== v7 ==
// top_module
module top_module(
    input wire clk,
    input wire rst,
    input wire spi_mosi,
    input wire spi_cs_n,
    input wire mic_data_1,
    input wire mic_data_2,
    output wire [7:0] out,
    output wire pos,
    output wire neg
);
clock: 3.68 ns
lec_check: 0
cap_margin: 20
cell_pad_in_sites_detail_placement: 2
cell_pad_in_sites_global_placement: 1
core_margin: 9
core_utilization: 72
cts_cluster_size: 11
gpl_routability_driven: 0
gpl_timing_driven: 0
slew_margin: 25
tns_end_percent: 10
run.sh (not shown) runs the stock make flow with config.mk's settings and CLKGATE_MAP_FILE=.
Flow for v7 halted at global placement without I/O, error code GPL-0301.
diff inputs: v7 => v25
Settings: GPL_ROUTABILITY_DRIVEN: 0 -> unset; SETUP_SLACK_MARGIN: unset -> 1.25; CELL_PAD_IN_SITES_DETAIL_PLACEMENT: 2 -> unset; CTS_CLUSTER_SIZE: 11 -> unset; TNS_END_PERCENT: 10 -> unset; CORE_UTILIZATION: 72 -> 40; GPL_TIMING_DRIVEN: 0 -> unset; SLEW_MARGIN: 25 -> 20; CORE_MARGIN: 9 -> 2; CELL_PAD_IN_SITES_GLOBAL_PLACEMENT: 1 -> unset; the clock period (ns, I/O delays scaled along): 3.68 -> 5.06.
Notes after the runs:
v25 finished every step from synthesis to the final layout, and the layout passed the timing, design-rule and antenna checks. For v7, the flow was terminated by a tool error in global placement without I/O and produced no final design. In the flow results for v25 and v7, the placeable core region is smaller on v7. The simple-gate share of the synthesized area on v25 is in line with that on v7. Number of instances in the synthesized netlist of v25 is on par with v7. Against v7, v25 comes in 33 points lower on share of the core filled by cells before placement.
### v25 -> v30
Settings: PLACE_DENSITY: unset -> 0.75; SETUP_SLACK_MARGIN: 1.25 -> unset; ABC_AREA: unset -> 0; TNS_END_PERCENT: unset -> 55; CORE_UTILIZATION: 40 -> 45; MIN_ROUTING_LAYER: unset -> met1; the clock period (ns, I/O delays scaled along): 5.06 -> 6.95.
==> comparison <==
v30: no failed stages, no open violations at the end. Total power consumption of the routed design on v30 is down relative to v25. v30 against v25: final period demand of the worst path grew by 950 ps, headroom to the max-slew limit shrank by 0.68 points, net switching power figure shrank by 32%, peak fanout along the critical path grew by 19.
The following lists how v43 was set up differently from v30:
Settings: removing PLACE_DENSITY (formerly 0.75); changing CORE_UTILIZATION from 45 to 40; removing TNS_END_PERCENT (formerly 55); removing ABC_AREA (formerly 0); removing MIN_ROUTING_LAYER (formerly met1); changing the clock period (ns, I/O delays scaled along) from 6.95 to 5.06.
==> comparison <==
Of v43 and v30, it is v43 that has the higher number of global-route vias before repair.
Delta (v43 minus v30): via count stayed essentially flat, global-route usage shows a reduction of 1.4 points, clock-pin slew reported for the worst setup and hold paths after clock tree synthesis comparable, clock period minus worst slack decreased by 410 ps relative to the old numbers.
Delta(least setup slack across all paths after layout, v43 - v30) < 0
Comparing v43 and v30, final wirelength is higher on v43.
Here is what was changed in the inputs of v41 compared with v43.
Settings: setting ABC_AREA to 1 for the first time; changing CORE_UTILIZATION from 40 to 72; changing the clock period (ns, I/O delays scaled along) from 5.06 to 3.06.
## What came out
v43 -> v41: per-instance average area after synthesis decreased by a few percent
v41 ended up with a higher via count than v43 did.
Compared to v43, the router laid down more metal wire for v41.
On v41: floorplan core density is 33 points higher than what v43 gave.
Summary of v41 over v43: pin count of the biggest net entering global routing moved down; logic gate fraction of the total cell area now sits lower; combinational group share of total power saw a decrease.
> inputs changed (v41 -> v47)
Settings: HOLD_SLACK_MARGIN newly set to -0.08; ABC_AREA removed (was 1); SETUP_SLACK_MARGIN newly set to 0.68; the clock period (ns, I/O delays scaled along) changed from 3.06 to 2.81.
==> comparison <==
Ran to the end and failed final checks on setup timing: v47.
As of v47, final design instance area without fill had risen by a little under 10% compared to v41.
From v41 to v47, number of sequential cells did not move at all.
On v47: complex-gate fraction of the synthesized area is 0.98 points lower than what v41 gave.
For v41, the critical path capture point was u_decimator_1.out, unlike v47, where it was u_decimator_1.counter[4].
Between v41 and v47, the flow reports cell count decreasing by a few percent.
Routability congestion estimate from global placement went down by a few percent going from v41 to v47.
v47 ends up with higher die span in y than v41 does.
Going from v41 to v47, the number of global-route vias before repair was found to have gone up by 1731.
Number of vias per cell, v41 and v47, lower one = v41.
| setup slack | v47 vs v41 | worse |

* * *

top_module again, from the RTL that the note above started with.
clock: 5.53 ns
lec_check: 0
cap_margin: 20
core_margin: 2
core_utilization: 68
setup_slack_margin: 1.47
slew_margin: 20
The starting point finished clean.
Edit:
Settings changed: CORE_UTILIZATION 68 to 40, SETUP_SLACK_MARGIN 1.47 to unset.
Clock period 5.53 ns to 8.0 ns, I/O delays scaled along.
- fmax drops by about a fifth
- power drops by a quarter to a third
- setup slack gets better by 1.5 ns
- first-iteration DRC count climbs slightly
- global-route usage drops by 11 points
Edit:
Settings changed: ABC_AREA set to 1, CORE_UTILIZATION 40 to 72, HOLD_SLACK_MARGIN set to 0.27, PLACE_DENSITY set to 0.35, SETUP_SLACK_MARGIN set to 0.25.
Clock period 8.0 ns to 2.82 ns, I/O delays scaled along.
The new run went through all stages and came out clean. Core utilization rises by 38 points. Worst setup slack is worse by 2.9 ns. Power rises to 2.8 times its value. Maximum frequency rises by well over a third. Hold slack is better by 0.0088 ns. Clock power rises to 2.5 times its value. Count of clock-buffer cells in the layout falls by 17.
Edit:
Settings changed: ABC_AREA 1 to unset, CORE_UTILIZATION 72 to 70, HOLD_SLACK_MARGIN 0.27 to unset, PLACE_DENSITY 0.35 to unset, SETUP_SLACK_MARGIN 0.25 to -0.51.
Clock period 2.82 ns to 7.03 ns, I/O delays scaled along.
Outcome: Via count drops by 11%. Global-route usage shrinks by 4.0 points. Critical path depth falls by 3. Synthesized area climbs by 0.69%. Setup slack improved by 1.9 ns.
Edit:
Settings changed: ABC_AREA set to 1, CORE_UTILIZATION 70 to 72, CTS_CLUSTER_DIAMETER set to 393, CTS_CLUSTER_SIZE set to 10, SETUP_SLACK_MARGIN -0.51 to unset.
Clock period 7.03 ns to 2.81 ns, I/O delays scaled along.
Effect: This time the run finished but failed the layout checks on setup timing. Fmax climbs by 75%. Final area climbs by 2.3%. Routed wire length climbs by 20%. Setup slack gets worse by 2.1 ns. Total power climbs by 140%. Sequential share of layout area drops by 1.2 points. Clock-buffer cell count drops by 11. Synthesized area drops by 0.69%. Global-route usage climbs by 4.1 points. Worst hold slack gets worse by 0.064 ns.

* * *

top_module again, from the RTL that the note above started with.
Design top_module, start of the top module:
module top_module(
    input wire clk,
    input wire rst,
    input wire spi_mosi,
    input wire spi_cs_n,
    input wire mic_data_1,
    input wire mic_data_2,
    output wire [7:0] out,
    output wire pos,
    output wire neg
);
wire [7:0] addr;
wire [7:0] value;
wire wr_en = 1;
wire rd_en = 1;
wire [7:0] mem_out;
wire [7:0] decimation_ratio;
wire dec_data_1;
wire dec_data_2;
wire dec_clk;
wire [7:0] filter_length;
wire [7:0] filter_out;
wire [15:0] capture_reg;
wire dummy;
wire dummy2;
wire corr_dec_en;
assign addr = capture_reg[15:8];
assign value = capture_reg[7:0];
    spi_port u_spi_port(
        .clk(clk),
        .rst_n(!rst),
        .spi_clk(clk),
        .spi_mosi(spi_mosi),
        .spi_miso(dummy),
        .spi_cs_n(spi_cs_n),
        .capture_reg(capture_reg)
    );
    config_memory u_memory(
        .clk(clk),            
        .rst_n(!rst),          
        .addr(addr),     
        .data_in(value),  
        .wr_en(wr_en),          
        .rd_en(rd_en),          
        .data_out(mem_out) 
    );
    demux1to2 u_demux1to2(
        .clk(clk),
        .rst_n(!rst),
        .sel(addr),
        .d(mem_out),
        .a(decimation_ratio),  
        .b(filter_length)
    );
    decimator u_decimator_1(
        .clk(clk),              
        .rst(rst),              
        .decimation_ratio(decimation_ratio),
        .data(mic_data_1),             
        .out(dec_data_1),              
        .dec_clk(dec_clk)           
    );
    decimator u_decimator_2(
        .clk(clk),              
        .rst(rst),              
        .decimation_ratio(decimation_ratio),
        .data(mic_data_2),             
        .out(dec_data_2),              
        .dec_clk(dummy2)           
    );
  ...
export LEC_CHECK = 0
export CAP_MARGIN = 20
export CORE_MARGIN = 2
export CORE_UTILIZATION = 72
export CTS_CLUSTER_DIAMETER = 269
export CTS_CLUSTER_SIZE = 29
export GPL_ROUTABILITY_DRIVEN = 0
export MAX_ROUTING_LAYER = met5
export MIN_ROUTING_LAYER = met1
export SLEW_MARGIN = 20
create_clock -name core_clock -period 4.25 [get_ports {clk}]
The baseline produced a clean layout.
Next try:
CTS_CLUSTER_DIAMETER = 355   (was 269)
PLACE_DENSITY_LB_ADDON = 0.01   (was not set)
SETUP_SLACK_MARGIN = 0.81   (was not set)
clock period = 2.81 ns   (was 4.25 ns; I/O delays follow)
=>
- With this change the flow reached the layout checks and failed them: setup timing
- register-to-register slack gets worse by 1.2 ns
- worst setup slack gets worse by 1.2 ns
- clock-buffer cell count went up by 11
- critical path depth does not change
- synthesized cell count is unchanged
- via count went up by 14%
- wire length went up by 40%
- clock power went up by 60%
- design area went up by 11%
Next try:
CTS_CLUSTER_DIAMETER = not set   (was 355)
CTS_CLUSTER_SIZE = 51   (was 29)
GPL_ROUTABILITY_DRIVEN = not set   (was 0)
HOLD_SLACK_MARGIN = -0.04   (was not set)
MAX_ROUTING_LAYER = not set   (was met5)
MIN_ROUTING_LAYER = not set   (was met1)
SETUP_SLACK_MARGIN = 1.19   (was 0.81)
clock period = 4.12 ns   (was 2.81 ns; I/O delays follow)
Now the flow produced a clean layout.
Synthesized area does not change.
Hold slack is about the same.
Critical path depth stays the same.
First-iteration DRC count came out lower by about 30%.
Next try:
CTS_CLUSTER_DIAMETER = 357   (was not set)
CTS_CLUSTER_SIZE = 14   (was 51)
HOLD_SLACK_MARGIN = not set   (was -0.04)
PLACE_DENSITY_LB_ADDON = not set   (was 0.01)
SETUP_SLACK_MARGIN = not set   (was 1.19)
clock period = 2.94 ns   (was 4.12 ns; I/O delays follow)
Now the flow produced a layout that fails on setup timing; via count decreases by 0.33%; worst hold slack improves by 0.019 ns; sequential share of layout area increases by 0.61 points; maximum frequency decreases by 0.63%; wire length decreases by 1.1%; global-route usage decreases by 0.83 points; cell area decreases by 1.1%; non-clock buffer count increases by 39; clock skew increases by 0.012 ns; clock-buffer cell count decreases by 39.
Next try:
ABC_AREA = 1   (was not set)
CTS_CLUSTER_DIAMETER = not set   (was 357)
CTS_CLUSTER_SIZE = not set   (was 14)
PLACE_DENSITY = 0.36   (was not set)
SETUP_SLACK_MARGIN = 0.16   (was not set)
clock period = 2.85 ns   (was 2.94 ns; I/O delays follow)
The new run went through all stages and came out clean.
Combinational power decreases by about a fifth.
Worst setup slack gains 1.0 ns.
Cell count went up by a few percent.
Global-route usage came out higher by 0.63 points.
Wire length went up by a little under a tenth.
Count of clock-buffer cells in the layout went up by 33.
Total power barely changes.
Sequential cell count stays the same.
Non-clock buffer count decreases by 19.
Worst hold slack got worse by 0.078 ns.
Design area came out higher slightly.
Power is estimated from default activity; no workload was simulated.
